### design/flow/run.sh
#!/bin/bash
# the make line also repeats each setting of config.mk as NAME=value (left out here)
make -C /OpenROAD-flow-scripts/flow DESIGN_CONFIG=/design/flow/config.mk WORK_HOME=/design/flow/orfs CLKGATE_MAP_FILE= finish
### design/flow/config.mk
export PLATFORM = sky130hd
export DESIGN_NAME = SimulatedDevice
export DESIGN_NICKNAME = SimulatedDevice
export VERILOG_FILES = /design/flow/design.v
export SDC_FILE = /design/flow/constraint.sdc
export NUM_CORES = 4
export LEC_CHECK = 0
export CAP_MARGIN = 25
export CELL_PAD_IN_SITES_DETAIL_PLACEMENT = 2
export CORE_ASPECT_RATIO = 0.85
export CORE_MARGIN = 2
export CORE_UTILIZATION = 67
export CTS_CLUSTER_SIZE = 75
export GPL_TIMING_DRIVEN = 0
export MAX_ROUTING_LAYER = met4
export PLACE_DENSITY_LB_ADDON = 0.07
export SETUP_SLACK_MARGIN = 2.5
export SLEW_MARGIN = 20
### design/flow/constraint.sdc
create_clock -name core_clock -period 20.7 [get_ports {sys_clk}]
set_input_delay 4.1400 -clock core_clock [delete_from_list [all_inputs] [get_ports {sys_clk}]]
set_output_delay 4.1400 -clock core_clock [all_outputs]
set_load 0.01 [all_outputs]
### design/flow/design.v
`timescale 1ns / 1ps
module uart_tx(clk,clk_x,rst,data_in,send,trans_done,txd);
input clk;
input clk_x;
input rst;
input[7:0] data_in;
input send;
output reg trans_done;
output reg txd;
reg[7:0] data_in_buf;
reg act0,act1;
reg act_down;
parameter
    idle=5'b00000,
    start=5'b00001,
    b0=5'b00011,
    b1=5'b00010,
    b2=5'b00110,
    b3=5'b00111,
    b4=5'b00101,
    b5=5'b00100,
    b6=5'b01100,
    b7=5'b01101,
    check=5'b01111,
    stop=5'b01110;
reg[4:0] present_state;
always@(posedge clk)
begin
    if(rst)
    begin
        act0 <= 1'b0;
        act1 <= 1'b0;
        act_down <= 1'b0;
        present_state <= idle;
        txd <= 1;
        trans_done <= 1'b0;
        data_in_buf <= 8'd0;
    end
    else if (clk_x) begin
     act0<=send;
     act1<=act0;
     act_down<=act0&~act1;
     case(present_state)
        idle: begin
                txd<=1;
                data_in_buf<=data_in;
                if(act_down==1)
                begin
                    present_state <= start;
                end
                else
                    present_state <= idle;
             end
             start: begin
                txd <= 'd0;
                present_state <= b0;
             end
             b0: begin
                txd <= data_in_buf[0];
                present_state<=b1;
             end
             b1: begin
                txd<=data_in_buf[1];
                present_state<=b2;
             end
             b2: begin
                txd<=data_in_buf[2];
                present_state<=b3;
             end
             b3: begin
                txd<=data_in_buf[3];
                present_state<=b4;
             end
             b4: begin
                txd<=data_in_buf[4];
                present_state<=b5;
             end
             b5: begin
                txd<=data_in_buf[5];
                present_state<=b6;
             end
             b6: begin
                txd<=data_in_buf[6];
                present_state<=b7;
             end
             b7: begin
                txd<=data_in_buf[7];
                present_state<=check;
             end
             check: begin
                txd<=data_in_buf[7]^data_in_buf[6]^data_in_buf[5]^data_in_buf[4]^data_in_buf[3]^data_in_buf[2]^data_in_buf[1]^data_in_buf[0];
                present_state<=stop;
             end
             stop: begin
                txd<='d1;
                trans_done <= 1;
                present_state<=idle;
             end
             default: present_state<=present_state;
        endcase
    end
end
endmodule
`timescale 1ns / 1ps
module uart_rx(clk,clk_16x,rst,rxd,data_rec,data_ready,data_error);
input clk;
input clk_16x;
input rst;
input rxd;
output reg data_ready;
output reg data_error;
output[7:0] data_rec;
reg[7:0] data_out,data_out1;
wire rxd_buf = ^data_out;
reg[15:0] clk_16x_cnt;
reg rxd1,rxd2;
reg start_flag;
parameter width=8;
parameter idle=1,one=2,two=3,stop=4;
reg[width-1:0] present_state;
reg[width-1:0] next_state;
assign data_rec=data_out1;
always@ (posedge clk)
begin
    if(rst)
        present_state<=idle;
    else if (clk_16x)
        present_state<=next_state;
end
always @(*)
begin
    next_state=idle;
    if(clk_16x_cnt<='d8)
        next_state=idle;
    if(clk_16x_cnt>'d8 && clk_16x_cnt <= 'd136)
        next_state=one;
    if(clk_16x_cnt>'d136 && clk_16x_cnt <= 'd152)
        next_state=two;
    if(clk_16x_cnt>'d152 && clk_16x_cnt <= 'd168)
        next_state=stop;
    if(clk_16x_cnt > 'd168)
        next_state=idle;
end
always@(posedge clk)
begin
    if(rst)
    begin
        rxd1<=1'd1;
        rxd2<=1'd1;
        data_ready<='d0;
        data_error<=1'd0;
        clk_16x_cnt<='d0;
        start_flag<=0;
        data_out<=8'd0;
        data_out1<=8'd0;
    end
    else if (clk_16x) begin
        case(present_state)
        idle: begin
              rxd1<=rxd;
              rxd2<=rxd1;
              if((~rxd1)&&rxd2)
                    start_flag<='d1;
              else if(start_flag==1)
                clk_16x_cnt<=clk_16x_cnt+'d1;
            end
         one: begin
                clk_16x_cnt<=clk_16x_cnt + 'd1;
                if(clk_16x_cnt=='d24)data_out[0]<=rxd;
                else if(clk_16x_cnt=='d40)data_out[1]<=rxd;
                else if(clk_16x_cnt=='d56)data_out[2]<=rxd;
                else if(clk_16x_cnt=='d72)data_out[3]<=rxd;
                else if(clk_16x_cnt=='d88)data_out[4]<=rxd;
                else if(clk_16x_cnt=='d104)data_out[5]<=rxd;
                else if(clk_16x_cnt=='d120)data_out[6]<=rxd;
                else if(clk_16x_cnt=='d136)data_out[7]<=rxd;
            end
         two: begin
                if(clk_16x_cnt=='d152)
                begin
                    if(rxd_buf==rxd) data_error<=1'd0;
                    else data_error<=1'd1;
                end
                clk_16x_cnt <= clk_16x_cnt+'d1;
            end
         stop: begin
                if(clk_16x_cnt=='d168)
                begin
                    if(1'd1==rxd)
                    begin
                        data_error<=1'd0;
                        data_ready<='d1;
                    end
                    else begin
                        data_error<=1'd1;
                        data_ready<='d0;
                    end
                end
                data_out1<=data_out;
                if(clk_16x_cnt>168)
                begin
                    clk_16x_cnt <= 0;
                    start_flag <= 0;
                end
                else
                    clk_16x_cnt <= clk_16x_cnt + 'd1;
            end
         default: ;
         endcase
    end
end
endmodule
`timescale 1ns / 1ps
module uart_top(
    input clk,
    input rst,
    input[7:0] data_in,
    output[7:0] data_rec,
    input rxd,
    output txd
);
wire clk_ms,clk_20ms,clk_16x,clk_x;
wire data_ready;
wire data_error;
wire send_ready;
reg send;
always @(posedge clk)
    if (rst) send <= 1'b0;
    else if (clk_ms) send <= ~send;
divclk my_divclk(
    .clk(clk),
    .rst(rst),
    .clk_ms(clk_ms),
    .btnclk(clk_20ms),
    .clk_16x(clk_16x),
    .clk_x(clk_x)
);
uart_tx tx(
    .clk(clk),
    .clk_x(clk_x),
    .rst(rst),
    .data_in({1'b1,data_in[6:0]}),
    .send(send),
    .trans_done(send_ready),
    .txd(txd)
    );
uart_rx rx(
    .clk(clk),
    .clk_16x(clk_16x),
    .rst(rst),
    .rxd(rxd),
    .data_rec(data_rec),
    .data_ready(data_ready),
    .data_error(data_error)
);
endmodule
module divclk(clk,rst,clk_ms,btnclk,clk_16x,clk_x);
input clk;
input rst;
output clk_ms,btnclk,clk_16x,clk_x;
reg[31:0] cnt1;
reg[31:0] cnt2;
reg[31:0] cnt3;
reg[31:0] cntclk_cnt;
reg clk_ms_q;
reg btnclk_q;
reg clk_16x_q;
reg clk_x_q;
parameter MS_MAX = 32'd15;
parameter BTN_MAX = 32'd63;
parameter X16_MAX = 32'd0;
parameter X_MAX = 32'd15;
assign clk_ms = (cnt1==MS_MAX) && !clk_ms_q;
assign btnclk = (cntclk_cnt==BTN_MAX) && !btnclk_q;
assign clk_16x = (cnt2==X16_MAX) && !clk_16x_q;
assign clk_x = (cnt3==X_MAX) && !clk_x_q;
always@(posedge clk)
begin
    if (rst) begin
        clk_ms_q<=1'b0;
        cnt1<=0;
    end
    else if(cnt1==MS_MAX)
    begin
        clk_ms_q<=~clk_ms_q;
        cnt1<=0;
    end
    else
        cnt1<=cnt1+1'b1;
end
always@(posedge clk)
begin
    if (rst) begin
        btnclk_q<=1'b0;
        cntclk_cnt<=0;
    end
    else if(cntclk_cnt==BTN_MAX)
    begin
        btnclk_q<=~btnclk_q;
        cntclk_cnt<=0;
    end
    else
        cntclk_cnt<=cntclk_cnt+1'b1;
end
always@(posedge clk)
begin
    if (rst) begin
        clk_16x_q<=1'b0;
        cnt2<=0;
    end
    else if(cnt2==X16_MAX)
    begin
        clk_16x_q<=~clk_16x_q;
        cnt2<='d0;
    end
    else
        cnt2<=cnt2+1'b1;
end
always@(posedge clk)
begin
    if (rst) begin
        clk_x_q<=1'b0;
        cnt3<=0;
    end
    else if(cnt3==X_MAX)
    begin
        clk_x_q<=~clk_x_q;
        cnt3<= 0;
    end
    else
        cnt3<=cnt3+1'b1;
end
endmodule
`timescale 1ns / 1ps
module engine(input [1:0] global_state, input clk, rst, power_on, power_off, manual_power,
              output reg next_power, output reg power_light);
    parameter POFF=1'b0,PON=1'b1;
    reg [1:0] temp_state;
    wire clk_ms,clk_20ms,clk_16x,clk_x;
    divclk my_divclk(
        .clk(clk),
        .rst(rst),
        .clk_ms(clk_ms),
        .btnclk(clk_20ms),
        .clk_16x(clk_16x),
        .clk_x(clk_x)
    );
    reg power1;
    reg [9:0] cnt;
    always @(posedge clk) begin
        if (rst) begin
          temp_state <= 2'b00;
          cnt <= 10'b0;
          power1 <= 1'b0;
        end
        else if (clk_ms) begin
          if (power_on == 1'b1 && power1 == 1'b0) begin
            cnt <= cnt + 10'b1;
            if (cnt == 10'd1000) begin
                cnt <= 10'b0;
                power1 <= 1'b1;
            end
          end
          if (power1 == 1'b1 && power_off == 1'b1) begin
            cnt <= 10'b0;
            power1 <= 1'b0;
          end
          if (global_state == 2'b00 && power_on != 1'b1 && manual_power == POFF) begin
            cnt <= 10'b0;
            power1 <= 1'b0;
          end
          if (temp_state != global_state) begin
            temp_state <= global_state;
            cnt <= 10'b0;
            power1 <= 1'b0;
          end
        end
    end
    always @(*) begin
        next_power = power1;
        power_light = next_power;
    end
endmodule
`timescale 1ns / 1ps
module milecounter(input clk, input rst, input moving, input activate,
output reg [7:0] seg1, output reg [7:0] seg2, output reg [7:0] an);
    reg[18:0] divclk_cnt;
    reg divclk;
    reg[29:0] cntclk_cnt;
    reg cntclk;
    reg[3:0] disp_dat;
    reg[2:0] disp_bit;
    reg[23:0] count;
    reg[3:0] res1;
    reg[3:0] res2;
    reg[3:0] res3;
    reg[3:0] res4;
    reg[3:0] res5;
    reg[3:0] res6;
    reg[3:0] res7;
    reg[23:0] count_n;
    reg[3:0] r1, r2, r3, r4, r5, r6, r7;
    reg[3:0] disp_dat_n;
    reg[2:0] disp_bit_n;
    reg[7:0] an_n;
    reg[7:0] seg_n;
    integer i;
    parameter maxcnt = 19'd7;
    parameter maxcount = 24'd9999999;
    parameter maxclk = 30'd0;
    wire div_en = (divclk_cnt == maxcnt) && !divclk;
    wire cnt_en = (cntclk_cnt == maxclk) && !cntclk;
    always @(posedge clk) begin
        if (rst) begin
            divclk_cnt <= 0;
            divclk <= 1'b0;
            cntclk_cnt <= 0;
            cntclk <= 1'b0;
        end
        else begin
            if (divclk_cnt == maxcnt) begin
                divclk <= ~divclk;
                divclk_cnt <= 0;
            end
            else divclk_cnt <= divclk_cnt + 1'b1;
            if (cntclk_cnt == maxclk) begin
                cntclk <= ~cntclk;
                cntclk_cnt <= 0;
            end
            else cntclk_cnt <= cntclk_cnt + 1'b1;
        end
    end
    always @(*) begin
        disp_bit_n = (disp_bit >= 7) ? 1'b0 : disp_bit + 1'b1;
        case (disp_bit_n)
            3'b000: begin
                disp_dat_n = (activate==1'b0)? 4'hf:res1;
                an_n = 8'b00000001;
            end
            3'b001: begin
                disp_dat_n = (activate==1'b0)? 4'hf:res2;
                an_n = 8'b00000010;
            end
            3'b010: begin
                disp_dat_n = (activate==1'b0)? 4'hf:res3;
                an_n = 8'b00000100;
            end
            3'b011: begin
                disp_dat_n = (activate==1'b0)? 4'hf:res4;
                an_n = 8'b00001000;
            end
            3'b100: begin
                disp_dat_n = (activate==1'b0)? 4'hf:res5;
                an_n = 8'b00010000;
            end
            3'b101: begin
                disp_dat_n = (activate==1'b0)? 4'hf:res6;
                an_n = 8'b00100000;
            end
            3'b110: begin
                disp_dat_n = (activate==1'b0)? 4'hf:res7;
                an_n = 8'b01000000;
            end
            3'b111: begin
                disp_dat_n = 0;
                an_n = 8'b10000000;
            end
            default: begin
                disp_dat_n = 0;
                an_n = 8'b00000000;
            end
        endcase
        case (disp_dat_n)
            4'h0 : seg_n = 8'hfc;
            4'h1 : seg_n = 8'h60;
            4'h2 : seg_n = 8'hda;
            4'h3 : seg_n = 8'hf2;
            4'h4 : seg_n = 8'h66;
            4'h5 : seg_n = 8'hb6;
            4'h6 : seg_n = 8'hbe;
            4'h7 : seg_n = 8'he0;
            4'h8 : seg_n = 8'hfe;
            4'h9 : seg_n = 8'hf6;
            4'ha : seg_n = 8'hee;
            4'hb : seg_n = 8'h3e;
            4'hc : seg_n = 8'h9c;
            4'hd : seg_n = 8'h7a;
            4'he : seg_n = 8'h9e;
            default : seg_n = 8'h8e;
        endcase
    end
    always @(posedge clk) begin
        if (rst) begin
            disp_bit <= 3'd0;
            disp_dat <= 4'd0;
            an <= 8'b00000001;
            seg1 <= 8'd0;
            seg2 <= 8'd0;
        end
        else if (div_en) begin
            disp_bit <= disp_bit_n;
            disp_dat <= disp_dat_n;
            an <= an_n;
            if (an_n > 8'b00001000) seg1 <= seg_n;
            else seg2 <= seg_n;
        end
    end
    always @(*) begin
        if(activate==1'b0)
            count_n = 0;
        else
            count_n = (moving == 1'b1) ? ((count == maxcount) ? 24'd0 : count + 24'd1) : count;
        r1 = 0;
        r2 = 0;
        r3 = 0;
        r4 = 0;
        r5 = 0;
        r6 = 0;
        r7 = 0;
        for (i = 23; i >= 0; i = i - 1) begin
            if (r1 >= 4'd5) r1 = r1 + 4'd3;
            if (r2 >= 4'd5) r2 = r2 + 4'd3;
            if (r3 >= 4'd5) r3 = r3 + 4'd3;
            if (r4 >= 4'd5) r4 = r4 + 4'd3;
            if (r5 >= 4'd5) r5 = r5 + 4'd3;
            if (r6 >= 4'd5) r6 = r6 + 4'd3;
            if (r7 >= 4'd5) r7 = r7 + 4'd3;
            r7 = {r7[2:0], r6[3]};
            r6 = {r6[2:0], r5[3]};
            r5 = {r5[2:0], r4[3]};
            r4 = {r4[2:0], r3[3]};
            r3 = {r3[2:0], r2[3]};
            r2 = {r2[2:0], r1[3]};
            r1 = {r1[2:0], count_n[i]};
        end
    end
    always @(posedge clk) begin
        if (rst) begin
            count <= 24'd0;
            res1 <= 4'd0;
            res2 <= 4'd0;
            res3 <= 4'd0;
            res4 <= 4'd0;
            res5 <= 4'd0;
            res6 <= 4'd0;
            res7 <= 4'd0;
        end
        else if (cnt_en) begin
            count <= count_n;
            res1 <= r1;
            res2 <= r2;
            res3 <= r3;
            res4 <= r4;
            res5 <= r5;
            res6 <= r6;
            res7 <= r7;
        end
    end
endmodule
`timescale 1ns / 1ps
module manual(input clk, input rst, input power, input[1:0] global_state, input[1:0] state, 
input[3:0] moving_state, input clutch,brake,throttle,rgs,left,right,
output reg [1:0] next_state, output reg [3:0] next_moving_state, 
output reg manual_power, output reg turn_left_light, output reg turn_right_light,
output [7:0] seg1, output [7:0] seg2, output [7:0] an);
    parameter POFF=1'b0,PON=1'b1;
    parameter NSTART=2'b00,START=2'b01,MOVING=2'b10;
    parameter NON_MOVING=4'b0000,MOVE_FORWARD=4'b0001,MOVE_BACK=4'b0010,
    TURN_RIGHT=4'b1000,TURN_LEFT=4'b0100;
    reg activate;
    reg moving;
    milecounter mc(.clk(clk), .rst(rst), .moving(moving), .activate(activate),
    .seg1(seg1), .seg2(seg2), .an(an));
    always @(*) begin
      if (power == 1'b1 && global_state == 2'b00) activate = 1'b1;
      else activate = 1'b0;
    end
    always @(*) begin
      if (moving_state == MOVE_FORWARD || moving_state == MOVE_BACK) moving = 1'b1;
      else moving = 1'b0;
    end
    always @(*) begin
    turn_left_light = 1'b0;
    turn_right_light = 1'b0;
    next_state = NSTART;
    next_moving_state = NON_MOVING;
    manual_power = power;
    if (power == PON && global_state == 2'b00) begin
      case(state)
      NSTART:begin
        turn_left_light = 1'b1;
        turn_right_light = 1'b1;
      if (brake) begin 
        next_state = NSTART;
        manual_power = PON; 
      end
      else if(throttle&&~clutch) begin 
        next_state = NSTART;
        manual_power = POFF; 
      end
      else if(throttle&&clutch&&~brake&&~rgs) begin 
        next_state = START;
        manual_power = PON; 
      end
      else begin 
        next_state = state;
        manual_power = power; 
      end
      next_moving_state = NON_MOVING;
      end
      START:begin
      turn_left_light = 1'b0;
      turn_right_light = 1'b0;
      manual_power = PON;
      if (brake) begin 
        next_state = NSTART;
        next_moving_state = NON_MOVING; 
      end
      else if (~clutch&&throttle) begin 
        next_state = MOVING;
        if (rgs) next_moving_state = MOVE_BACK;
        else next_moving_state = MOVE_FORWARD; 
      end
      else if (~throttle) begin
        next_state = state;
        next_moving_state = NON_MOVING;
        manual_power = power;
      end
      else begin 
        next_state = state;
        next_moving_state = moving_state;
        manual_power = power; 
      end
      if (next_state != NSTART && next_moving_state != NON_MOVING && next_moving_state != MOVE_BACK) begin
        if(~left&&~right) begin 
          if (next_state == MOVING) next_moving_state = MOVE_FORWARD;
          turn_left_light = 1'b0;
          turn_right_light = 1'b0;
        end 
        else if (~left&&right) begin
          if (next_state == MOVING) next_moving_state = TURN_RIGHT;
          turn_left_light = 1'b0;
          turn_right_light = 1'b1;
        end
        else if (left&&~right) begin
          if (next_state == MOVING) next_moving_state = TURN_LEFT;
          turn_right_light = 1'b0;
          turn_left_light = 1'b1;
        end
        else begin
          if (next_state == MOVING) next_moving_state = MOVE_FORWARD;
          turn_left_light = 1'b1;
          turn_right_light = 1'b1;
        end
      end
      end
      MOVING:begin
      if (rgs&&~clutch) begin
        manual_power = POFF;
        next_state = NSTART;
        next_moving_state = NON_MOVING;
      end
      else if (brake) begin
        manual_power = PON;
        next_state = NSTART;
        next_moving_state = NON_MOVING;
      end
      else if (~throttle) begin
        manual_power = PON;
        next_state = START;
        next_moving_state = NON_MOVING;
      end
      else if (rgs&&clutch) begin
        manual_power = PON;
        next_state = MOVING;
        next_moving_state = MOVE_BACK;
      end
      else if (~rgs) begin
        manual_power = PON;
        next_state = MOVING;
        next_moving_state = MOVE_FORWARD;
      end
      else begin
        manual_power = PON;
        next_state = state;
        next_moving_state = moving_state;
      end
      if (next_state != NSTART && next_moving_state != NON_MOVING && next_moving_state != MOVE_BACK) begin
        if(~left&&~right) begin 
          if (next_state == MOVING) next_moving_state = MOVE_FORWARD;
          turn_left_light = 1'b0;
          turn_right_light = 1'b0;
        end 
        else if (~left&&right) begin
          if (next_state == MOVING) next_moving_state = TURN_RIGHT;
          turn_left_light = 1'b0;
          turn_right_light = 1'b1;
        end
        else if (left&&~right) begin
          if (next_state == MOVING) next_moving_state = TURN_LEFT;
          turn_right_light = 1'b0;
          turn_left_light = 1'b1;
        end
        else begin
          if (next_state == MOVING) next_moving_state = MOVE_FORWARD;
          turn_left_light = 1'b1;
          turn_right_light = 1'b1;
        end
      end
      end
      endcase
    end
    else begin
      turn_left_light = 1'b0;
      turn_right_light = 1'b0; 
      next_state = NSTART;
      next_moving_state = NON_MOVING;
    end
    end
endmodule
`timescale 1ns / 1ps
module semiauto(input power, input [1:0] global_state, input [3:0] detector, 
input[1:0] state, input[3:0] moving_state, input rst, input sys_clk, 
input left, input right, input straight, input back, 
output reg [1:0] next_state, output reg [3:0] next_moving_state);
  parameter s1=2'b01, s2=2'b00, s3=2'b10, s4=2'b11;
  parameter MOVE_FORWARD=4'b0001, STOP=4'b0000, TURN_LEFT=4'b0100, TURN_RIGHT=4'b1000;
  reg crossroad;
  reg around;
  reg [15:0] turn_cnt;
  reg [10:0] cool_cnt;
  reg [3:0] traffic;
  wire clk_ms,clk_20ms,clk_16x,clk_x;
  divclk myclk(sys_clk,rst,clk_ms,clk_20ms,clk_16x,clk_x);
  always @(posedge sys_clk) begin
    if (rst == 1'b1) begin
      turn_cnt <= 11'b0;
    end
    else if (clk_20ms) begin
      if (state == s3) turn_cnt <= turn_cnt + 11'b1;
      else turn_cnt <= 11'b0;
    end
  end
  always @(posedge sys_clk) begin
    if (rst == 1'b1) begin
      cool_cnt <= 11'b0;
    end
    else if (clk_20ms) begin
      if (state == s4) cool_cnt <= cool_cnt + 11'b1;
      else cool_cnt <= 11'b0;
    end
  end
  always @(posedge sys_clk) begin
    if (rst) crossroad <= 1'b1;
    else if (detector[0] || ~detector[1] || ~detector[2]) crossroad <= 1'b1;
    else crossroad <= 1'b0;
  end
  always @(*) begin
    if (straight) begin
      traffic = MOVE_FORWARD;
      around = 1'b0;
    end
    else if (back) begin
      traffic = TURN_LEFT;
      around = 1'b1;
    end
    else if (left && ~right) begin
      traffic = TURN_LEFT;
      around = 1'b0;
    end 
    else if (~left && right) begin
      traffic = TURN_RIGHT;
      around = 1'b0;
    end 
    else begin
      traffic = STOP;
      around = 1'b0;
    end 
  end
  always @(*) begin
    if (power == 1'b1 && global_state == 2'b10) begin
      case (state)
        s1:begin
          case (crossroad)
            1'b0: begin
              next_state = s1;
              next_moving_state = MOVE_FORWARD;
            end
            1'b1: begin
              next_state = s2;
              next_moving_state = STOP;
            end
            default: begin
              next_state = s1;
              next_moving_state = MOVE_FORWARD;
            end
          endcase
        end 
        s2:begin
          case (traffic)
            STOP: begin
              next_state = s2;
              next_moving_state = STOP;
            end 
            MOVE_FORWARD: begin
              next_state = s4;
              next_moving_state = MOVE_FORWARD;
            end
            TURN_LEFT: begin
              next_state = s3;
              next_moving_state = TURN_LEFT;
            end
            TURN_RIGHT: begin
              next_state = s3;
              next_moving_state = TURN_RIGHT;
            end
            default: begin
              next_state = s2;
              next_moving_state = STOP;
            end
          endcase
        end
        s3:begin
          case (around)
            1'b1: begin
              if (turn_cnt >= 16'd200) begin
                next_state = s4;
                next_moving_state = MOVE_FORWARD;
              end
              else begin
                next_state = s3;
                if (moving_state == TURN_LEFT) next_moving_state = TURN_LEFT;
                else next_moving_state = TURN_RIGHT;
              end
            end
            1'b0: begin
              if (turn_cnt >= 16'd100) begin
                next_state = s4;
                next_moving_state = MOVE_FORWARD;
              end
              else begin
                next_state = s3;
                if (moving_state == TURN_LEFT) next_moving_state = TURN_LEFT;
                else next_moving_state = TURN_RIGHT;
              end
            end
            default: begin
              next_state = s3;
              if (moving_state == TURN_LEFT) next_moving_state = TURN_LEFT;
              else next_moving_state = TURN_RIGHT;
            end
          endcase
        end
        s4:begin
          if (cool_cnt >= 11'd50) begin
            next_state = s1;
            next_moving_state = MOVE_FORWARD;
          end
          else begin
            next_state = s4;
            next_moving_state = MOVE_FORWARD;
          end
        end
      endcase
    end
    else begin
      next_state = s2;
      next_moving_state = STOP;
    end
  end
endmodule
`timescale 1ns / 1ps
module auto(input sys_clk, rst, power,
global_state, input[1:0] state, input[3:0] moving_state, input[3:0] detector,
output pl_beacon_sig, output de_beacon_sig,
output reg[1:0] next_state, output reg[3:0] next_moving_state);
    parameter MOVING=2'b01, WAITING=2'b00, TURNING=2'b10, COOLING=2'b11;
    parameter MOVE_FORWARD=4'b0001, STOP=4'b0000, TURN_LEFT=4'b0100, TURN_RIGHT=4'b1000;
    assign pl_beacon_sig = 1'b0;
    assign de_beacon_sig = 1'b0;
    reg crossroad;
    reg [3:0] nms;
    reg [10:0] turn_cnt;
    reg [10:0] cool_cnt;
    reg [10:0] wait_cnt;
    wire clk_ms,clk_20ms,clk_16x,clk_x;
    divclk myclk(sys_clk,rst,clk_ms,clk_20ms,clk_16x,clk_x);
    always @(*) begin
        if (power == 1'b1 && global_state == 2'b01) begin
            case (state)
                MOVING: begin
                  case (crossroad)
                    1'b0: begin
                      next_state = MOVING;
                      next_moving_state = MOVE_FORWARD;
                    end
                    1'b1: begin
                      next_state = WAITING;
                      next_moving_state = STOP;
                    end
                  endcase
                end
                WAITING: begin
                  if (wait_cnt >= 11'd100) begin
                    case (nms)
                        MOVE_FORWARD: begin
                            next_state = COOLING;
                            next_moving_state = MOVE_FORWARD;
                        end
                        TURN_LEFT: begin
                            next_state = TURNING;
                            next_moving_state = TURN_LEFT;
                        end
                        TURN_RIGHT: begin
                            next_state = TURNING;
                            next_moving_state = TURN_RIGHT;
                        end
                        default: begin
                            next_state = WAITING;
                            next_moving_state = STOP;
                        end
                    endcase
                  end
                  else begin
                    next_state = WAITING;
                    next_moving_state = STOP;
                  end       
                end 
                TURNING: begin
                    if (turn_cnt >= 11'd100) begin
                        next_state = COOLING;
                        next_moving_state = MOVE_FORWARD;
                    end
                    else begin
                        next_state = TURNING;
                        if (moving_state == TURN_LEFT) next_moving_state = TURN_LEFT;
                        else next_moving_state = TURN_RIGHT;
                    end
                end
                COOLING: begin
                    if (cool_cnt >= 11'd50) begin
                        next_state = MOVING;
                        next_moving_state = MOVE_FORWARD;
                    end
                    else begin
                        next_state = COOLING;
                        next_moving_state = MOVE_FORWARD;
                    end
                end
            endcase
        end
        else begin
          next_state = WAITING;
          next_moving_state = STOP;
        end
    end
    always @(posedge sys_clk) begin
         if (rst) nms <= STOP;
         else case (detector)  
            4'b0001: nms <= TURN_LEFT;
            4'b0010: nms <= TURN_LEFT;
            4'b0011: nms <= TURN_LEFT;
            4'b1010: nms <= TURN_LEFT;
            4'b1011: nms <= TURN_LEFT;
            4'b0000: nms <= TURN_RIGHT;
            4'b0100: nms <= TURN_RIGHT;
            4'b0101: nms <= TURN_RIGHT;
            4'b1000: nms <= TURN_RIGHT;
            4'b1001: nms <= TURN_RIGHT;
            4'b1100: nms <= TURN_RIGHT;
            4'b1101: nms <= TURN_RIGHT;
            4'b0110: nms <= MOVE_FORWARD;
            4'b0111: nms <= MOVE_FORWARD;
            4'b1110: nms <= MOVE_FORWARD;
            4'b1111: nms <= MOVE_FORWARD;
         endcase
    end
    always @(posedge sys_clk) begin
        if (rst) crossroad <= 1'b1;
        else if (detector[0] || ~detector[1] || ~detector[2]) crossroad <= 1'b1;
        else crossroad <= 1'b0;
    end
    always @(posedge sys_clk) begin
        if (rst == 1'b1) begin
            wait_cnt <= 11'b0;
        end
        else if (clk_20ms) begin
            if (state == WAITING) wait_cnt <= wait_cnt + 11'b1;
            else wait_cnt <= 11'b0;
        end
    end
    always @(posedge sys_clk) begin
        if (rst == 1'b1) begin
            turn_cnt <= 11'b0;
        end
        else if (clk_20ms) begin
            if (state == TURNING) turn_cnt <= turn_cnt + 11'b1;
            else turn_cnt <= 11'b0;
        end
    end
    always @(posedge sys_clk) begin
        if (rst == 1'b1) begin
            cool_cnt <= 11'b0;
        end
        else if (clk_20ms) begin
            if (state == COOLING) cool_cnt <= cool_cnt + 11'b1;
            else cool_cnt <= 11'b0;
        end
    end
endmodule
`timescale 1ns / 1ps
module SimulatedDevice(
    input[1:0] global_state,
    input sys_clk,
    input rx,
    output tx,
    input turn_left_signal,
    input turn_right_signal,
    input move_forward_signal,
    input move_backward_signal,
    input place_barrier_signal,
    input destroy_barrier_signal,
    input rst,
    input clutch,
    input throttle,
    input brake,
    input power_on,
    input power_off,
    output front_detector,
    output back_detector,
    output left_detector,
    output right_detector,
    output move_backward_light,
    output move_forward_light,
    output turn_left_light,
    output turn_right_light,
    output power_light,
    output reg [2:0] state_light,
    output reg [3:0] moving_light,
    output [7:0] seg1,
    output [7:0] seg2,
    output [7:0] an
    );
    wire power;
    reg [1:0] state;
    reg [3:0] moving_state;
    wire manual_power;
    wire [1:0] next_state1;
    wire [1:0] next_state2;
    wire [1:0] next_state3;
    wire [3:0] next_moving_state1;
    wire [3:0] next_moving_state2;
    wire [3:0] next_moving_state3;
    wire pl_beacon_sig, de_beacon_sig;
    wire next_power;
    engine en(.global_state(global_state), .clk(sys_clk), .rst(rst), .power_on(power_on), .power_off(power_off), 
    .manual_power(manual_power), .next_power(next_power), .power_light(power_light));
    manual ma(.clk(sys_clk), .rst(rst), .power(power), .global_state(global_state), .state(state), .moving_state(moving_state), .clutch(clutch), 
    .brake(brake), .throttle(throttle), .rgs(move_backward_signal), .left(turn_left_signal), 
    .right(turn_right_signal), .next_state(next_state1), .next_moving_state(next_moving_state1),
    .manual_power(manual_power), .turn_left_light(turn_left_light), .turn_right_light(turn_right_light),
    .seg1(seg1), .seg2(seg2), .an(an));
    semiauto sa(.power(power), .global_state(global_state),
    .detector({front_detector, left_detector, right_detector, back_detector}),
    .state(state), .moving_state(moving_state), .rst(rst), .sys_clk(sys_clk), 
    .left(turn_left_signal), .right(turn_right_signal), .straight(move_forward_signal), 
    .back(move_backward_signal), .next_state(next_state2), .next_moving_state(next_moving_state2));
    auto au(.sys_clk(sys_clk), .rst(rst), .power(power), .global_state(global_state), 
    .state(state), .moving_state(moving_state),
    .detector({front_detector, left_detector, right_detector, back_detector}),
    .pl_beacon_sig(pl_beacon_sig), .de_beacon_sig(de_beacon_sig), 
    .next_state(next_state3), .next_moving_state(next_moving_state3));
    assign power = next_power;
    assign move_backward_light = 1'b0;
    assign move_forward_light = 1'b0;
    always @(*) begin
      if (power == 1'b1) begin
        if (global_state == 2'b00) begin
            if (state == 2'b00) state_light = 3'b001;
            else if (state == 2'b01) state_light = 3'b010;
            else state_light = 3'b100;
        end
        else begin
          case (state)
            2'b00: state_light = 3'b001;
            2'b01: state_light = 3'b010;
            2'b10: state_light = 3'b100;
            2'b11: state_light = 3'b111; 
          endcase
        end
        moving_light = moving_state;
      end 
      else begin
        state_light = 3'b000;
        moving_light = moving_state;
      end
    end
    always @(posedge sys_clk) begin
        if (rst == 1'b1) begin
          state <= 2'b00;
          moving_state <= 4'b0000;
        end
        else begin
          case (global_state)
            2'b00:begin
                state <= next_state1;
                moving_state <= next_moving_state1;
            end
            2'b10:begin
                state <= next_state2;
                moving_state <= next_moving_state2;
            end
            2'b01:begin
                state <= next_state3;
                moving_state <= next_moving_state3;
            end
            default: ;
          endcase
        end
    end
    wire [7:0] in = {2'b10, 2'b00, moving_state};
    wire [7:0] rec;
    assign front_detector = rec[0];
    assign left_detector = rec[1];
    assign right_detector = rec[2];
    assign back_detector = rec[3];
    uart_top md(.clk(sys_clk), .rst(rst), .data_in(in), .data_rec(rec), .rxd(rx), .txd(tx));
endmodule
==> results.json, run 1 <==
{
  "area_of_the_placeable_core_um2": 50900,
  "chipArea_um2": 53500,
  "dieWidth_um": 251,
  "firstError": "[ERROR DPL-0033] detailed placement checks failed during check placement.",
  "synthesis.area_um2": 34600,
  "globalplace.congestion": 0.961,
  "synth_top_flop_cell": "dfxtp_1",
  "yosysMostFrequentCell": "nor2_1",
  "io-pin-count": 57,
  "synth_top_area_share": 0.269,
  "edf_count": 0,
  "adder_share": 0.0364,
  "synth.distinct_cells": 151,
  "asyncSetResetFlopFracSynth": 0,
  "numSynthFlops": 465,
  "top_post_synthesis_cells_by_count": "nor2_1 (669), dfxtp_1 (465), nand2_1 (399)",
  "floorplan.core_util": 0.681,
  "result_of_the_run": "stopped before the end",
  "die_h_um": 214,
  "yosys-stat-area_um2": 34600,
  "placement_rows": 76,
  "area_leaders": "dfxtp_1 (27%), nor2_1 (7.3%), xor2_1 (5.0%), nand2_1 (4.3%), a21oi_1 (3.9%)",
  "failing_step": "detailed placement (3_5_place_dp)",
  "xor_xnor_share_of_the_synthesized_area": 0.0940,
  "yosys.area_share.simple": 0.282,
  "compound_area_frac": 0.239,
  "largest_area_cell": "dfxtp_1",
  "topCombFamilyByArea": "simple AND/OR/NAND/NOR gates",
  "postSynthAreaPerCell_um2": 7.63,
  "post_synth_mux_area_share": 0.0381,
  "yosys_warn_count": 11,
  "seq_area_frac_synth": 0.269,
  "io_buf_count": 49,
  "netlist_instances": 4538,
  "yosys_cells": 4538
}
## metrics by stage
step	cell area [µm²]	hold WS [ns]
after global placement	37100	0.426
after floorplan	35800	0.413
==> run 2: changes to the inputs <==
CAP_MARGIN = 20   (was 25)
CELL_PAD_IN_SITES_DETAIL_PLACEMENT = unset   (was 2)
CORE_ASPECT_RATIO = unset   (was 0.85)
CORE_UTILIZATION = 40   (was 67)
CTS_CLUSTER_SIZE = unset   (was 75)
GPL_TIMING_DRIVEN = unset   (was 0)
MAX_ROUTING_LAYER = unset   (was met4)
PLACE_DENSITY_LB_ADDON = unset   (was 0.07)
SETUP_SLACK_MARGIN = unset   (was 2.5)
clock period = 25.0 ns   (was 20.7 ns; I/O delays follow)
==> run 2 against run 1 <==
  * Now clean on timing, DRC and antenna
  * Synthesized cell count is the same
  * Synthesized area is the same
  * Die size grew 66%
==> results.json, run 2 <==
{
  "synth_top_area_share": 0.269,
  "post_synth_mux_area_share": 0.0381,
  "cts_hold_buf": 0,
  "via_count_of_the_first_global_routing_pass": 28900,
  "crit_buf_inv": 16,
  "die_h_um": 298,
  "remaining_drc_errors": 0,
  "globalRoute.totalOverflow": 0,
  "clock.latency.late_pin_ns": 0.62,
  "critical_path.startpoint": "global_state[1]",
  "ir_drop_uv": 48.3,
  "synth_top_flop_cell": "dfxtp_1",
  "path_common_cell": "ha_1",
  "worst_r2r_startpoint": "ma.mc.res1[0]$_SDFFE_PP0P_",
  "hold-path-cell-count": 1,
  "cts_made_buffers": 49,
  "wl_cell_um": 14.2,
  "endpoint_kind": "flop",
  "drt_first_pass_iters": 6,
  "topCombFamilyByArea": "simple AND/OR/NAND/NOR gates",
  "clk_root_buffer_cell": "clkbuf_16",
  "top_post_synthesis_cells_by_count": "nor2_1 (669), dfxtp_1 (465), nand2_1 (399)",
  "critical_path.top_delay_family": "AND-OR/OR-AND gates",
  "area_leaders": "dfxtp_1 (27%), nor2_1 (7.3%), xor2_1 (5.0%), nand2_1 (4.3%), a21oi_1 (3.9%)",
  "class_of_the_tightest_hold_or_removal_check": "flop to flop",
  "dieWidth_um": 298,
  "worstPathRequired_ns": 25.48,
  "yosys-stat-area_um2": 34600,
  "maxClockFrequency_mhz": 42.6,
  "timing.setup.critical_path_class": "input pin to flop",
  "worst_setup_path_start_kind": "input pin",
  "detailedRoute.firstIterationViolations": 2029,
  "regToRegEndpoint": "ma.mc.res5[1]$_SDFFE_PP0P_",
  "slowest_delay_ns": 0.62,
  "openroad.warnings": 58,
  "floorplan.core_util": 0.405,
  "numSynthFlops": 465,
  "cpMaxStageDelayCell": "or4_1",
  "synthesis.area_um2": 34600,
  "final_cell_area_um2": 38200,
  "clkPwrFrac": 0.505,
  "route.final.wire_length_um": 80600,
  "yosys_cells": 4538,
  "p_sw_uw": 353,
  "seq_area_frac_synth": 0.269,
  "internal-power_mw": 1.24,
  "post-route-min-period_ns": 23.46,
  "clkTransAtPathRegs_ns": 0.06,
  "xor_xnor_share_of_the_synthesized_area": 0.0940,
  "placement.cell_area_um2": 36200,
  "adder_share": 0.0364,
  "synth.distinct_cells": 151,
  "htreeDepth": 2,
  "chipArea_um2": 88900,
  "setup_viol": 0,
  "crit_path_end": "ma.mc.res5[1]$_SDFFE_PP0P_",
  "fin_crit_sh": 0.938,
  "comb_power_share": 0.024,
  "dp_hpwl_um": 57800,
  "switching_power_as_a_share_of_total_power": 0.221,
  "io-pin-count": 57,
  "cap_violations": 0,
  "timing.reg2reg.setup_slack_ns": 5.14,
  "slew_viol_final": 0,
  "largest_area_cell": "dfxtp_1",
  "worst_hold_path.endpoint": "en.my_divclk.cnt1[0]$_SDFF_PP0_",
  "compound_area_frac": 0.239,
  "grt_first_pass_wirelength_um": 138000,
  "p_comb_uw": 38.8,
  "cts_tree": "done",
  "netlist_instances": 4538,
  "cp_data_arrival_time_ns": 23.93,
  "area_of_the_placeable_core_um2": 85400,
  "asyncSetResetFlopFracSynth": 0,
  "hold_viol_final": 0,
  "globalplace.congestion": 0.845,
  "vias": 32000,
  "maxSlewHeadroom": 0.327,
  "power.largest_group": "clock",
  "initial_antenna_violation_count": 0,
  "yosys.area_share.simple": 0.282,
  "power-per-cell-area_nw_per_um2": 41.8,
  "drt-vias-per-instance": 5.62,
  "final_net_count": 4623,
  "num-fill-cells": 8777,
  "startpoint_of_the_tightest_hold_check_path": "en.my_divclk.cnt1[0]$_SDFF_PP0_",
  "syn2layout_area_growth_pct": 10.3,
  "antenna_cells": 0,
  "timing.critical_path.fanout_max": 9,
  "tightestPinTransition_ns": 1.01,
  "critical_path_cell_count": 95,
  "placement_rows": 107,
  "p_seq_frac": 0.470,
  "worst_clock_skew_ns": 0.0524,
  "edf_count": 0,
  "result_of_the_run": "finished clean",
  "cts_sinks": 465,
  "pleak_nw": 13.7,
  "drtAntennaViolNets": 0,
  "postSynthAreaPerCell_um2": 7.63,
  "yosys_warn_count": 11,
  "total_clock_network_power_uw": 806,
  "worst-r2r-cell-count": 94,
  "grt_max_degree": 86,
  "io_buf_count": 50,
  "yosysMostFrequentCell": "nor2_1",
  "grt.total_usage": 0.174,
  "p_seq_uw": 750,
  "ctsLongestPathBuffers": 3,
  "finalHoldWorstSlack_ns": 0.440
}
==> run 2: repair_timing <==
item                       4_1_cts  5_1_grt
setup endpoints to repair        0       23
gates resized                    0       30
setup buffers                    0        4
==> run 2: area by class of cell <==
cell class,count,area (µm²),area share
clock inverters,29,487,0.0127
clock buffers,61,1320,0.0346
multi-input cells,3727,24100,0.631
inverters,154,584,0.0153
flip-flops and latches,465,9310,0.244
repair buffers,111,960,0.0251
well taps,1144,1430,0.0375
==> run 2: layer usage <==
metal	up-vias	GRT usage	part of all wire
met5	-	0	0
met1	14800	0.250	0.51
met2	561	0.278	0.44
li1	16500	-	-
met3	96	0.0195	0.038
met4	0	0.0425	0.019
==> run 2: stage by stage <==
| step | setup slack, ns | cells | utilization | setup TNS, ns | power (mW) |
|---|---|---|---|---|---|
| 2_1_floorplan | 1.09 | 4541 | - | 0 | 0.794 |
| 3_3_place_gp | 0.110 | 5597 | 0.423 | 0 | 0.805 |
| 3_5_place_dp | -0.0978 | 5597 | 0.424 | -0.155 | 0.806 |
| 4_1_cts | 0.425 | 5687 | 0.445 | 0 | 1.62 |
| 5_1_grt | -0.0416 | 5691 | 0.447 | -0.0489 | 1.65 |
| 6_report | 1.54 | 5691 | 0.447 | 0 | 1.59 |
==> run 3: changes to the inputs <==
ABC_AREA = 1   (was unset)
CORE_UTILIZATION = 70   (was 40)
SETUP_SLACK_MARGIN = 2.81   (was unset)
clock period = 16.9 ns   (was 25.0 ns; I/O delays follow)
==> run 3 against run 2 <==
  * The run now fails in global routing (5_1_grt)
  * Synthesized cell count increased by 8.1%
  * Synthesized area decreased by 6.3%
  * Die size decreased by 46%
==> results.json, run 3 <==
{
  "result_of_the_run": "stopped before the end",
  "failing_step": "global routing (5_1_grt)",
  "cts_made_buffers": 49,
  "placement.cell_area_um2": 34200,
  "seq_area_frac_synth": 0.287,
  "post_synth_mux_area_share": 0.000308,
  "postSynthAreaPerCell_um2": 6.62,
  "globalplace.congestion": 0.926,
  "cts_sinks": 465,
  "chipArea_um2": 48100,
  "largest_area_cell": "dfxtp_1",
  "numSynthFlops": 465,
  "yosys_cells": 4906,
  "synth.distinct_cells": 80,
  "dieWidth_um": 219,
  "xor_xnor_share_of_the_synthesized_area": 0.0286,
  "cts_hold_buf": 0,
  "top_post_synthesis_cells_by_count": "nand2_1 (929), inv_1 (787), dfxtp_1 (465)",
  "yosysMostFrequentCell": "nand2_1",
  "io_buf_count": 50,
  "io-pin-count": 57,
  "yosys-stat-area_um2": 32500,
  "yosys.area_share.simple": 0.420,
  "placement_rows": 78,
  "yosys_warn_count": 11,
  "die_h_um": 219,
  "floorplan.core_util": 0.712,
  "area_leaders": "dfxtp_1 (29%), nand2_1 (11%), inv_1 (9.1%), nand3_1 (6.0%), nor2_1 (5.1%)",
  "topCombFamilyByArea": "simple AND/OR/NAND/NOR gates",
  "synth_top_area_share": 0.287,
  "synth_top_flop_cell": "dfxtp_1",
  "area_of_the_placeable_core_um2": 45600,
  "asyncSetResetFlopFracSynth": 0,
  "dp_hpwl_um": 50600,
  "synthesis.area_um2": 32500,
  "clk_root_buffer_cell": "clkbuf_16",
  "ctsLongestPathBuffers": 3,
  "htreeDepth": 2,
  "adder_share": 0.0382,
  "compound_area_frac": 0.113,
  "edf_count": 0,
  "netlist_instances": 4906
}
[run 3: metrics by stage]
step	utilization	cells	hold slack (ns)	worst slack (ns)	setup TNS, ns
2_1_floorplan	-	4909	0.417	1.05	0
3_3_place_gp	0.749	5533	0.427	-0.0207	-0.0207
3_5_place_dp	0.749	5533	0.435	-0.346	-0.671
4_1_cts	0.830	5777	0.449	1.12	0
[run 3: what timing repair did]
item,in CTS
endpoints found under the hold margin,0
resized,213
setup endpoints to repair,23
pin swaps,148
setup buffers,154
==> run 4: changes to the inputs <==
ABC_AREA = unset   (was 1)
CORE_UTILIZATION = 57   (was 70)
SETUP_SLACK_MARGIN = unset   (was 2.81)
clock period = 13.6 ns   (was 16.9 ns; I/O delays follow)
==> run 4 against run 3 <==
  * The layout now fails its checks (setup timing)
  * Synthesized area increased by 6.7%
  * Die size increased by 30%
  * Synthesized cell count decreased by 7.5%
==> results.json, run 4 <==
{
  "result_of_the_run": "failed layout checks",
  "violations": "setup timing",
  "yosysMostFrequentCell": "nor2_1",
  "yosys.area_share.simple": 0.282,
  "slew_viol_final": 0,
  "post_synth_mux_area_share": 0.0381,
  "timing.critical_path.fanout_max": 5,
  "layout.area.comb_um2": 26000,
  "fin_crit_sh": 1.28,
  "class_of_the_tightest_hold_or_removal_check": "flop to flop",
  "grt_first_pass_wirelength_um": 156000,
  "cap_violations": 0,
  "slowest_delay_ns": 0.37,
  "cpMaxStageDelayCell": "or3_4",
  "maxClockFrequency_mhz": 57.5,
  "clock.latency.late_pin_ns": 0.62,
  "numSynthFlops": 465,
  "grt.total_usage": 0.285,
  "drt-vias-per-instance": 5.80,
  "syn2layout_area_growth_pct": 34.0,
  "crit_buf_inv": 18,
  "xor_xnor_share_of_the_synthesized_area": 0.0940,
  "yosys_warn_count": 11,
  "power.largest_group": "registers",
  "setup_viol": 23,
  "initial_antenna_violation_count": 0,
  "startpoint_of_the_tightest_hold_check_path": "md.my_divclk.cnt1[0]$_SDFF_PP0_",
  "globalRoute.totalOverflow": 0,
  "worst-r2r-cell-count": 104,
  "seq_area_frac_synth": 0.269,
  "worst_setup_path_start_kind": "input pin",
  "io_buf_count": 50,
  "edf_count": 0,
  "grt_max_degree": 72,
  "drtAntennaViolNets": 0,
  "globalplace.congestion": 0.899,
  "synthesis.area_um2": 34600,
  "vias": 36200,
  "switching_power_as_a_share_of_total_power": 0.228,
  "timing.reg2reg.setup_slack_ns": -2.73,
  "clk_root_buffer_cell": "clkbuf_16",
  "floorplan.core_util": 0.575,
  "endpoint_kind": "flop",
  "dieWidth_um": 250,
  "io-pin-count": 57,
  "cts_tree": "done",
  "yosys-stat-area_um2": 34600,
  "worst_hold_path.endpoint": "md.my_divclk.cnt1[0]$_SDFF_PP0_",
  "asyncSetResetFlopFracSynth": 0,
  "final_net_count": 5536,
  "cts_hold_buf": 0,
  "remaining_drc_errors": 0,
  "fin_tns_setup_ns": -78.20,
  "p_sw_uw": 638,
  "compound_area_frac": 0.239,
  "cts_made_buffers": 50,
  "clkPwrFrac": 0.478,
  "maxSlewHeadroom": 0.281,
  "wl_cell_um": 15.1,
  "adder_share": 0.0364,
  "yosys_cells": 4538,
  "pleak_nw": 18.4,
  "worst_clock_skew_ns": 0.0269,
  "worstPathRequired_ns": 14.10,
  "worst_r2r_startpoint": "ma.mc.count[1]$_SDFFE_PP0P_",
  "openroad.warnings": 63,
  "ir_drop_uv": 118,
  "via_count_of_the_first_global_routing_pass": 33700,
  "path_common_cell": "ha_4",
  "p_seq_frac": 0.494,
  "chipArea_um2": 62700,
  "drt_first_pass_iters": 7,
  "hold_viol_final": 0,
  "flop_area_um2": 9310,
  "synth_top_flop_cell": "dfxtp_1",
  "regToRegEndpoint": "ma.mc.res7[2]$_SDFFE_PP0P_",
  "finalCoreUtilization": 0.770,
  "postSynthAreaPerCell_um2": 7.63,
  "p_comb_uw": 78.0,
  "topCombFamilyByArea": "simple AND/OR/NAND/NOR gates",
  "final_critical_path_setup_slack_ns": -3.80,
  "netlist_instances": 4538,
  "cts_sinks": 465,
  "die_h_um": 250,
  "route.final.wire_length_um": 94000,
  "antenna_cells": 0,
  "tightestPinTransition_ns": 1.08,
  "crit_path_end": "ma.mc.res7[2]$_SDFFE_PP0P_",
  "internal-power_mw": 2.15,
  "unrepaired_setup_endpoints_after_global_routing": "yes",
  "detailedRoute.firstIterationViolations": 2476,
  "critical_path_cell_count": 103,
  "critical_path.startpoint": "global_state[1]",
  "top_post_synthesis_cells_by_count": "nor2_1 (669), dfxtp_1 (465), nand2_1 (399)",
  "synth_top_area_share": 0.269,
  "p_seq_mw": 1.38,
  "hold-path-cell-count": 1,
  "post-route-min-period_ns": 17.40,
  "largest_area_cell": "dfxtp_1",
  "power-per-cell-area_nw_per_um2": 60.2,
  "dp_hpwl_um": 67900,
  "clkTransAtPathRegs_ns": 0.06,
  "htreeDepth": 2,
  "timing.setup.critical_path_class": "input pin to flop",
  "ctsLongestPathBuffers": 3,
  "comb_power_share": 0.028,
  "area_leaders": "dfxtp_1 (27%), nor2_1 (7.3%), xor2_1 (5.0%), nand2_1 (4.3%), a21oi_1 (3.9%)",
  "num-fill-cells": 4626,
  "area_of_the_placeable_core_um2": 60200,
  "critical_path.top_delay_family": "AND-OR/OR-AND gates",
  "placement_rows": 90,
  "cp_data_arrival_time_ns": 17.90,
  "total_clock_network_power_mw": 1.33,
  "synth.distinct_cells": 151
}
run 4: per-layer routing:
metal	global-route usage	routed length, µm	vias to the layer above
met5	0	0	-
met4	0.0717	1990	0
met3	0.0367	4350	121
met2	0.471	43400	708
met1	0.393	44200	17000
li1	-	-	18300
run 4: layout make-up:
class / count / share of cell area
Timing Repair Buffer: 1023 / 0.171
Inverter: 154 / 0.0136
Multi-Input combinational cell: 3727 / 0.559
Sequential cell: 465 / 0.201
Clock inverter: 17 / 0.00407
Clock buffer: 71 / 0.0302
Tap cell: 782 / 0.0211
run 4: through the flow:
| step | hold WS [ns] | total power, mW | cells | setup WS, ns | instance area (µm²) |
|---|---|---|---|---|---|
| 2_1_floorplan | 0.413 | 1.46 | 4541 | -5.63 | 35800 |
| 3_3_place_gp | 0.427 | 1.48 | 6037 | -4.91 | 42900 |
| 3_5_place_dp | 0.433 | 1.49 | 6037 | -5.50 | 42900 |
| 4_1_cts | 0.443 | 2.81 | 6198 | -3.76 | 45700 |
| 5_1_grt | 0.479 | 2.88 | 6239 | -4.55 | 46400 |
| 6_report | 0.443 | 2.79 | 6239 | -3.80 | 46400 |
run 4: repair_timing:
| item | in CTS | in global routing |
|---|---|---|
| gates resized | 155 | 94 |
| pin swaps | 164 | 78 |
| setup buffers | 76 | 42 |
| endpoints found under the setup margin | 23 | 23 |
==> run 5: changes to the inputs <==
CAP_MARGIN = 30   (was 20)
CELL_PAD_IN_SITES_DETAIL_PLACEMENT = 2   (was unset)
CORE_ASPECT_RATIO = 0.85   (was unset)
CORE_UTILIZATION = 67   (was 57)
CTS_CLUSTER_SIZE = 75   (was unset)
GPL_TIMING_DRIVEN = 1   (was unset)
MAX_ROUTING_LAYER = met4   (was unset)
PLACE_DENSITY_LB_ADDON = 0.07   (was unset)
SETUP_SLACK_MARGIN = 2.5   (was unset)
clock period = 29.9 ns   (was 13.6 ns; I/O delays follow)
==> run 5 against run 4 <==
  * The run now fails in detailed placement (3_5_place_dp)
  * Synthesized cell count did not move
  * Synthesized area did not move
  * Die size decreased by 15%
==> results.json, run 5 <==
{
  "area_of_the_placeable_core_um2": 50900,
  "largest_area_cell": "dfxtp_1",
  "yosys-stat-area_um2": 34600,
  "failing_step": "detailed placement (3_5_place_dp)",
  "yosys.area_share.simple": 0.282,
  "synth_top_area_share": 0.269,
  "io_buf_count": 50,
  "yosysMostFrequentCell": "nor2_1",
  "compound_area_frac": 0.239,
  "firstError": "[ERROR DPL-0033] detailed placement checks failed during check placement.",
  "result_of_the_run": "stopped before the end",
  "adder_share": 0.0364,
  "yosys_warn_count": 11,
  "numSynthFlops": 465,
  "top_post_synthesis_cells_by_count": "nor2_1 (669), dfxtp_1 (465), nand2_1 (399)",
  "synth_top_flop_cell": "dfxtp_1",
  "postSynthAreaPerCell_um2": 7.63,
  "synthesis.area_um2": 34600,
  "area_leaders": "dfxtp_1 (27%), nor2_1 (7.3%), xor2_1 (5.0%), nand2_1 (4.3%), a21oi_1 (3.9%)",
  "post_synth_mux_area_share": 0.0381,
  "xor_xnor_share_of_the_synthesized_area": 0.0940,
  "edf_count": 0,
  "io-pin-count": 57,
  "seq_area_frac_synth": 0.269,
  "die_h_um": 214,
  "floorplan.core_util": 0.681,
  "topCombFamilyByArea": "simple AND/OR/NAND/NOR gates",
  "asyncSetResetFlopFracSynth": 0,
  "synth.distinct_cells": 151,
  "chipArea_um2": 53500,
  "globalplace.congestion": 0.935,
  "placement_rows": 76,
  "yosys_cells": 4538,
  "netlist_instances": 4538,
  "dieWidth_um": 251
}
[run 5: per-stage QoR]
stage          std cells  setup slack (ns)
2_1_floorplan       4541              5.01
3_3_place_gp        5084              2.00
==> run 6: changes to the inputs <==
CAP_MARGIN = 20   (was 30)
CELL_PAD_IN_SITES_DETAIL_PLACEMENT = unset   (was 2)
CORE_ASPECT_RATIO = 1.03   (was 0.85)
CORE_UTILIZATION = 26   (was 67)
CTS_CLUSTER_DIAMETER = 376   (was unset)
CTS_CLUSTER_SIZE = unset   (was 75)
GPL_TIMING_DRIVEN = unset   (was 1)
MAX_ROUTING_LAYER = unset   (was met4)
PLACE_DENSITY = 0.88   (was unset)
PLACE_DENSITY_LB_ADDON = unset   (was 0.07)
SETUP_SLACK_MARGIN = 0.72   (was 2.5)
clock period = 32.7 ns   (was 29.9 ns; I/O delays follow)
==> run 6 against run 5 <==
  * Synthesized cell count unchanged
  * Now clean on timing, DRC and antenna
  * Die size went up to 2.5 times the previous value
  * Synthesized area unchanged
==> results.json, run 6 <==
{
  "area_of_the_placeable_core_um2": 132000,
  "fin_crit_sh": 0.873,
  "ctsLongestPathBuffers": 3,
  "xor_xnor_share_of_the_synthesized_area": 0.0940,
  "final_net_count": 4578,
  "post_synth_mux_area_share": 0.0381,
  "post_placement_cell_count": 6196,
  "chipArea_um2": 136000,
  "area_leaders": "dfxtp_1 (27%), nor2_1 (7.3%), xor2_1 (5.0%), nand2_1 (4.3%), a21oi_1 (3.9%)",
  "internal-power_uw": 887,
  "final-instance-count-excl-fill": 6273,
  "placement_rows": 135,
  "cts_resized": 0,
  "yosysMostFrequentCell": "nor2_1",
  "drt-vias-per-instance": 5.30,
  "syn2layout_area_growth_pct": 10.4,
  "unrepaired_setup_endpoints_after_global_routing": "no",
  "initial_antenna_violation_count": 0,
  "flop_area_um2": 9310,
  "p_comb_uw": 29.6,
  "clk_root_buffer_cell": "clkbuf_16",
  "drt_first_pass_iters": 7,
  "route.final.wire_length_um": 82600,
  "compound_area_frac": 0.239,
  "cap_violations": 0,
  "critical_path.top_delay_family": "AND-OR/OR-AND gates",
  "worst_setup_path_start_kind": "input pin",
  "maxSlewHeadroom": 0.306,
  "adder_share": 0.0364,
  "dp_hpwl_um": 59700,
  "hold-path-cell-count": 1,
  "worst_clock_skew_ns": 0.0226,
  "grt_max_degree": 62,
  "ir_drop_uv": 46.9,
  "hold_viol_final": 0,
  "cts_sinks": 465,
  "p_seq_frac": 0.505,
  "path_common_cell": "ha_1",
  "result_of_the_run": "finished clean",
  "setup_viol": 0,
  "cp_data_arrival_time_ns": 29.05,
  "endpoint_kind": "flop",
  "post-route-min-period_ns": 28.55,
  "timing.setup.critical_path_class": "input pin to flop",
  "startpoint_of_the_tightest_hold_check_path": "md.my_divclk.cnt1[0]$_SDFF_PP0_",
  "openroad.warnings": 58,
  "finalCoreUtilization": 0.290,
  "yosys.area_share.simple": 0.282,
  "p_sw_uw": 248,
  "top_post_synthesis_cells_by_count": "nor2_1 (669), dfxtp_1 (465), nand2_1 (399)",
  "comb_power_share": 0.026,
  "crit_path_end": "ma.mc.res7[2]$_SDFFE_PP0P_",
  "worst-r2r-cell-count": 102,
  "synthesis.area_um2": 34600,
  "netlist_instances": 4538,
  "drtAntennaViolNets": 0,
  "seq_area_frac_synth": 0.269,
  "p_seq_uw": 574,
  "power-per-cell-area_nw_per_um2": 29.7,
  "floorplan.core_util": 0.262,
  "clock.latency.late_pin_ns": 0.59,
  "tightestPinTransition_ns": 1.04,
  "globalRoute.totalOverflow": 0,
  "synth_top_area_share": 0.269,
  "regToRegEndpoint": "ma.mc.res7[2]$_SDFFE_PP0P_",
  "postCtsSetupBuffers": 0,
  "grt_first_pass_wirelength_um": 140000,
  "synth.distinct_cells": 151,
  "critical_path.startpoint": "global_state[0]",
  "maxClockFrequency_mhz": 35.0,
  "detailedRoute.firstIterationViolations": 2561,
  "cts_tree": "done",
  "htreeDepth": 2,
  "num-fill-cells": 13700,
  "pleak_nw": 13.3,
  "io-pin-count": 57,
  "switching_power_as_a_share_of_total_power": 0.218,
  "slew_viol_final": 0,
  "edf_count": 0,
  "antenna_cells": 0,
  "remaining_drc_errors": 0,
  "power.largest_group": "registers",
  "cts_hold_buf": 0,
  "critical_path_cell_count": 104,
  "die_h_um": 374,
  "wl_cell_um": 13.2,
  "yosys_cells": 4538,
  "cpMaxStageDelayCell": "clkdlybuf4s50_1",
  "topCombFamilyByArea": "simple AND/OR/NAND/NOR gates",
  "crit_buf_inv": 17,
  "largest_area_cell": "dfxtp_1",
  "layout.area.comb_um2": 23900,
  "yosys_warn_count": 11,
  "asyncSetResetFlopFracSynth": 0,
  "cts_made_buffers": 45,
  "grt.total_usage": 0.115,
  "fin_tns_setup_ns": 0,
  "synth_top_flop_cell": "dfxtp_1",
  "globalplace.congestion": 0.877,
  "total_clock_network_power_uw": 532,
  "yosys-stat-area_um2": 34600,
  "postSynthAreaPerCell_um2": 7.63,
  "class_of_the_tightest_hold_or_removal_check": "flop to flop",
  "clkTransAtPathRegs_ns": 0.06,
  "worstPathRequired_ns": 33.20,
  "vias": 33200,
  "timing.critical_path.fanout_max": 24,
  "worst_hold_path.endpoint": "md.my_divclk.cnt1[0]$_SDFF_PP0_",
  "io_buf_count": 50,
  "clkPwrFrac": 0.469,
  "via_count_of_the_first_global_routing_pass": 31400,
  "power.total_mw": 1.14,
  "numSynthFlops": 465,
  "worst_r2r_startpoint": "ma.mc.count[15]$_SDFFE_PP0P_",
  "timing.reg2reg.setup_slack_ns": 9.81,
  "dieWidth_um": 364,
  "slowest_delay_ns": 0.66
}
==> run 6: cell type report <==
type,instances,area share
Multi-Input combinational cell,3727,0.626
Timing Repair Buffer,70,0.0171
Clock inverter,14,0.00550
Tap cell,1781,0.0583
Inverter,154,0.0153
Sequential cell,465,0.244
Clock buffer,62,0.0338
==> run 6: per-stage QoR <==
| step | hold WS, ns | area (µm²) | worst slack [ns] |
|---|---|---|---|
| after detailed placement | 0.437 | 36700 | 3.97 |
| after global routing | 0.468 | 38200 | 1.99 |
| after CTS | 0.453 | 38200 | 4.45 |
| final | 0.448 | 38200 | 4.15 |
| after global placement | 0.422 | 36700 | 4.64 |
| after floorplan | 0.413 | 34600 | 7.25 |
==> run 6: layer usage <==
metal	up-vias	GRT usage	share of wire
li1	16400	-	-
met1	15600	0.143	0.44
met2	1031	0.204	0.49
met3	177	0.0133	0.050
met4	0	0.0370	0.022
met5	-	0	0
==> run 7: changes to the inputs <==
ABC_AREA = 1   (was unset)
CORE_ASPECT_RATIO = unset   (was 1.03)
CORE_UTILIZATION = 58   (was 26)
CTS_CLUSTER_DIAMETER = 290   (was 376)
PLACE_DENSITY = unset   (was 0.88)
SETUP_SLACK_MARGIN = unset   (was 0.72)
clock period = 13.5 ns   (was 32.7 ns; I/O delays follow)
==> run 7 against run 6 <==
  * Now fails the layout checks on setup timing
  * Setup slack got worse by 5.6 ns
  * Critical endpoint is now ma.mc.res7[1]$_SDFFE_PP0P_
  * Routed wire length shrank 3.3%
  * Non-clock buffer count rose by 574
  * Critical path depth increased by 25
  * Synthesized area fell by 6.3%
  * Global-route usage rose by 14 points
==> results.json, run 7 <==
{
  "pleak_nw": 21.3,
  "area_of_the_placeable_core_um2": 55200,
  "hold-path-cell-count": 1,
  "vias": 33000,
  "maxClockFrequency_mhz": 66.8,
  "ctsLongestPathBuffers": 3,
  "die_h_um": 241,
  "yosys-stat-area_um2": 32500,
  "timing.reg2reg.setup_slack_ns": -0.18,
  "cp_data_arrival_time_ns": 15.46,
  "regToRegEndpoint": "ma.mc.res7[1]$_SDFFE_PP0P_",
  "switching_power_as_a_share_of_total_power": 0.234,
  "timing.critical_path.fanout_max": 4,
  "grt.met3_usage": 0.0344,
  "grt_max_degree": 62,
  "adder_share": 0.0382,
  "synth_top_flop_cell": "dfxtp_1",
  "grt_busiest_layer": "met2",
  "netlist_instances": 4906,
  "critical_path.top_delay_family": "simple AND/OR/NAND/NOR gates",
  "compound_area_frac": 0.113,
  "cap_violations": 0,
  "globalRoute.totalOverflow": 0,
  "violations": "setup timing",
  "clkPwrFrac": 0.488,
  "topCombFamilyByArea": "simple AND/OR/NAND/NOR gates",
  "post-route-min-period_ns": 14.96,
  "finalCoreUtilization": 0.771,
  "crit_path_end": "ma.mc.res7[1]$_SDFFE_PP0P_",
  "maxSlewHeadroom": 0.287,
  "endpoint_kind": "flop",
  "internal-power_mw": 2.25,
  "globalplace.congestion": 0.914,
  "final_critical_path_setup_slack_ns": -1.46,
  "timing.setup.critical_path_class": "input pin to flop",
  "ir_drop_uv": 103,
  "edf_count": 0,
  "slew_viol_final": 0,
  "numSynthFlops": 465,
  "cpMaxStageDelayCell": "o22ai_2",
  "grtUsageMet1": 0.320,
  "postSynthAreaPerCell_um2": 6.62,
  "cts_sinks": 465,
  "worst_hold_path.endpoint": "md.tx.act_down$_SDFFE_PP0P_",
  "htreeDepth": 2,
  "power-per-cell-area_nw_per_um2": 68.9,
  "fin_crit_sh": 1.11,
  "synthesis.area_um2": 32500,
  "cts_made_buffers": 51,
  "via_count_of_the_first_global_routing_pass": 29600,
  "setup_viol": 23,
  "critical_path.startpoint": "global_state[1]",
  "seq_area_frac_synth": 0.287,
  "critical_path_cell_count": 129,
  "asyncSetResetFlopFracSynth": 0,
  "antenna_cells": 0,
  "comb_power_share": 0.036,
  "p_seq_mw": 1.40,
  "unrepaired_setup_endpoints_after_global_routing": "yes",
  "finalHoldWorstSlack_ns": 0.446,
  "largest_area_cell": "dfxtp_1",
  "top_post_synthesis_cells_by_count": "nand2_1 (929), inv_1 (787), dfxtp_1 (465)",
  "io-pin-count": 57,
  "yosys.area_share.simple": 0.420,
  "placement_rows": 86,
  "clock.latency.late_pin_ns": 0.64,
  "yosys_cells": 4906,
  "power.largest_group": "clock",
  "chipArea_um2": 57900,
  "openroad.warnings": 63,
  "detailedRoute.firstIterationViolations": 1908,
  "placement.setup.worst_slack_ns": -2.59,
  "slowest_delay_ns": 0.26,
  "total_clock_network_power_mw": 1.43,
  "clk_root_buffer_cell": "clkbuf_16",
  "worstPathRequired_ns": 14.00,
  "drtAntennaViolNets": 0,
  "dp_hpwl_um": 54300,
  "worst_r2r_startpoint": "ma.mc.count[1]$_SDFFE_PP0P_",
  "worst_clock_skew_ns": 0.0383,
  "worst-r2r-cell-count": 131,
  "hold_viol_final": 0,
  "p_comb_uw": 105,
  "result_of_the_run": "failed layout checks",
  "class_of_the_tightest_hold_or_removal_check": "flop to flop",
  "cts_tree": "done",
  "area_leaders": "dfxtp_1 (29%), nand2_1 (11%), inv_1 (9.1%), nand3_1 (6.0%), nor2_1 (5.1%)",
  "floorplan.core_util": 0.588,
  "wl_cell_um": 12.6,
  "grt.total_usage": 0.253,
  "dieWidth_um": 241,
  "p_seq_frac": 0.477,
  "route.final.wire_length_um": 79800,
  "drt_first_pass_iters": 5,
  "tightestPinTransition_ns": 1.06,
  "num-fill-cells": 4258,
  "io_buf_count": 50,
  "cts_hold_buf": 0,
  "final_net_count": 5653,
  "xor_xnor_share_of_the_synthesized_area": 0.0286,
  "syn2layout_area_growth_pct": 31.1,
  "grt_first_pass_wirelength_um": 127000,
  "drt-vias-per-instance": 5.21,
  "synth_top_area_share": 0.287,
  "post_synth_mux_area_share": 0.000308,
  "p_sw_uw": 686,
  "yosys_warn_count": 11,
  "yosysMostFrequentCell": "nand2_1",
  "crit_buf_inv": 34,
  "synth.distinct_cells": 80,
  "clkTransAtPathRegs_ns": 0.06,
  "worst_setup_path_start_kind": "input pin",
  "startpoint_of_the_tightest_hold_check_path": "md.tx.act1$_SDFFE_PP0P_",
  "grt_use_met2": 0.453,
  "remaining_drc_errors": 0,
  "path_common_cell": "nand2_2",
  "initial_antenna_violation_count": 0
}
-- run 7: timing repair --
item,4_1_cts,5_1_grt
pin swaps,102,277
gates resized,130,409
hold endpoints to repair,0,0
endpoints found under the setup margin,23,27
setup buffers,61,53
-- run 7: routing by layer --
metal,share of wire,vias to the layer above
met1,0.45,15100
met3,0.034,131
met2,0.49,478
met5,0,-
met4,0.021,0
li1,-,17300
-- run 7: final cells by class --
type                       instances  area, µm²  area share
multi-input combinational       3512      22100       0.520
inverter                         864       3350      0.0787
clock buffer                      68       1430      0.0336
tap                              748        936      0.0220
sequential                       465       9310       0.219
timing repair buffer             644       5090       0.120
clock inverter                    24        300     0.00706
-- run 7: stage by stage --
| stage | cell area (µm²) | total power [mW] | setup TNS [ns] | std cells |
|---|---|---|---|---|
| final | 42600 | 2.93 | -22.98 | 6325 |
| after global routing | 42600 | 3.03 | -42.64 | 6325 |
| after CTS | 40400 | 2.97 | -22.24 | 6276 |
| after detailed placement | 37700 | 1.53 | -52.74 | 6124 |
| after global placement | 37700 | 1.53 | -45.73 | 6124 |
| after floorplan | 33000 | 1.50 | -21.71 | 4909 |
Power is estimated from default activity; no workload was simulated.
